==> job 2147 <==
Design pow_5_pipe, start of the top module:
module pow_5_pipe
(
    input             clock,
    input      [17:0] n,
    output reg [17:0] n_pow_5
);
    reg [17:0] n_1, n_2, n_3;
    reg [17:0] n_pow_2, n_pow_3, n_pow_4;
    always @(posedge clock)
    begin
        n_1 <= n;
        n_2 <= n_1;
        n_3 <= n_2;
        n_pow_2 <= n * n;
        n_pow_3 <= n_pow_2 * n_1;
        n_pow_4 <= n_pow_3 * n_2;
        n_pow_5 <= n_pow_4 * n_3;
    end
endmodule
clock: 3.96 ns
lec_check: 0
abc_area: 1
cap_margin: 20
core_margin: 2
core_utilization: 72
max_routing_layer: met4
place_density: 0.69
setup_slack_margin: 1.18
slew_margin: 20
tns_end_percent: 5
run.sh (not shown) runs the stock make flow with config.mk's settings and CLKGATE_MAP_FILE=.
==> job 3191 (differences from job 2147) <==
ABC_AREA = not set   (was 1)
CTS_CLUSTER_DIAMETER = 85   (was not set)
MAX_ROUTING_LAYER = not set   (was met4)
PLACE_DENSITY = not set   (was 0.69)
PLACE_DENSITY_LB_ADDON = 0.26   (was not set)
SETUP_SLACK_MARGIN = not set   (was 1.18)
TNS_END_PERCENT = not set   (was 5)
==> flow/constraint.sdc (replaced) <==
create_clock -name core_clock -period 4.8 [get_ports {clock}]
set_input_delay 0.9600 -clock core_clock [delete_from_list [all_inputs] [get_ports {clock}]]
set_output_delay 0.9600 -clock core_clock [all_outputs]
set_load 0.01 [all_outputs]
==> load_flow_metrics.sql <==
-- flow metrics import
INSERT INTO impl_metrics (metric_group, metric, value, unit) VALUES
('setup_path', 'ff2ff_setup_slack', '-460', 'ps'),
('sta', 'final-setup-viol-count', '21', ''),
('logic_synthesis', 'area_leaders', 'sky130_fd_sc_hd__fa_1, sky130_fd_sc_hd__ha_1, sky130_fd_sc_hd__dfxtp_1', ''),
('sta', 'final.setup.worst_slack', '-521', 'ps'),
('finish', 'signal_buffer_area_fraction', '0.106', ''),
('run_status', 'outcome', 'failed layout checks', ''),
('run_status', 'violatedChecks', 'setup timing', '');
[end of results for job 3191]
==> load_flow_metrics.sql <==
-- flow metrics import
INSERT INTO impl_metrics (metric_group, metric, value, unit) VALUES
('run_status', 'outcome', 'failed layout checks', ''),
('run_status', 'violatedChecks', 'setup timing', ''),
('finish', 'signal_buffer_area_fraction', '0.118', ''),
('sta', 'final-setup-viol-count', '44', ''),
('sta', 'final.setup.worst_slack', '-1640', 'ps');
[end of results for job 2147]


==> build 24 <==
pow_5_pipe again, from the RTL that the note above started with.
clock: 5.37 ns
lec_check: 0
abc_area: 0
cap_margin: 40
core_aspect_ratio: 0.91
core_margin: 2
core_utilization: 72
cts_cluster_size: 22
place_density_lb_addon: 0.04
setup_slack_margin: 0.19
slew_margin: 20
==> trial 28: changes against build 24 <==
Settings changed: ABC_AREA 0 to default, CAP_MARGIN 40 to 0, CORE_ASPECT_RATIO 0.91 to default, CTS_CLUSTER_DIAMETER from default to 85, CTS_CLUSTER_SIZE 22 to default, PLACE_DENSITY_LB_ADDON 0.04 to 0.26, SETUP_SLACK_MARGIN 0.19 to default.
==> flow/constraint.sdc (replaced) <==
create_clock -name core_clock -period 5.23 [get_ports {clock}]
set_input_delay 1.0460 -clock core_clock [delete_from_list [all_inputs] [get_ports {clock}]]
set_output_delay 1.0460 -clock core_clock [all_outputs]
set_load 0.01 [all_outputs]
==> trial 76: changes against build 24 <==
Settings changed: ABC_AREA 0 to 1, CAP_MARGIN 40 to 20, CORE_ASPECT_RATIO 0.91 to default, CTS_CLUSTER_SIZE 22 to default, PLACE_DENSITY_LB_ADDON 0.04 to default, SETUP_SLACK_MARGIN 0.19 to default.
==> flow/constraint.sdc (replaced) <==
create_clock -name core_clock -period 4.27 [get_ports {clock}]
set_input_delay 0.8540 -clock core_clock [delete_from_list [all_inputs] [get_ports {clock}]]
set_output_delay 0.8540 -clock core_clock [all_outputs]
set_load 0.01 [all_outputs]
==> comparison table <==
item                                                                  trial 28             build 24                   trial 76
Run status                                          complete, but fails checks  no timing/DRC/antenna violations  aborted with a tool error
Failing step                                                                 -                    -             global routing
Violated checks                                           negative setup slack                    -                          -
Critical Path Source Type                                        primary input        primary input                          -
Simple logic cell fraction of the synthesized area                       14.6%                14.6%                      16.2%
Clock tree buffer count of the final layout                                 17                   17                          -
Flip-flops                                                                 122                  122                          -
Placed cell areas                                                  23,100 um^2          23,100 um^2                26,200 um^2
Number of cell instances after yosys synthesis                           2,316                2,316                      2,978
Met2 Routed Length                                                     29.4 mm              25.1 mm                          -
Core utilization at floorplan                                            73.5%                73.6%                      73.6%
Routed Antenna Nets                                                          0                    0                          -
FF-to-FF setup slack                                                    100 ps               260 ps                          -
Data arrival time of the critical path                                 5770 ps              5600 ps                          -
Final WS setup                                                         -214 ps               102 ps                          -
Largest contributor to cell area by class                  combinational gates  combinational gates                          -
Routed WL                                                              57.6 mm              54.7 mm                          -
Worst reg-to-reg path cell count                                            18                   19                          -
Min-Delay Startpoint                                                   n_2[17]              n_1[16]                          -
Final cell count without fillers                                         2,883                2,881                          -
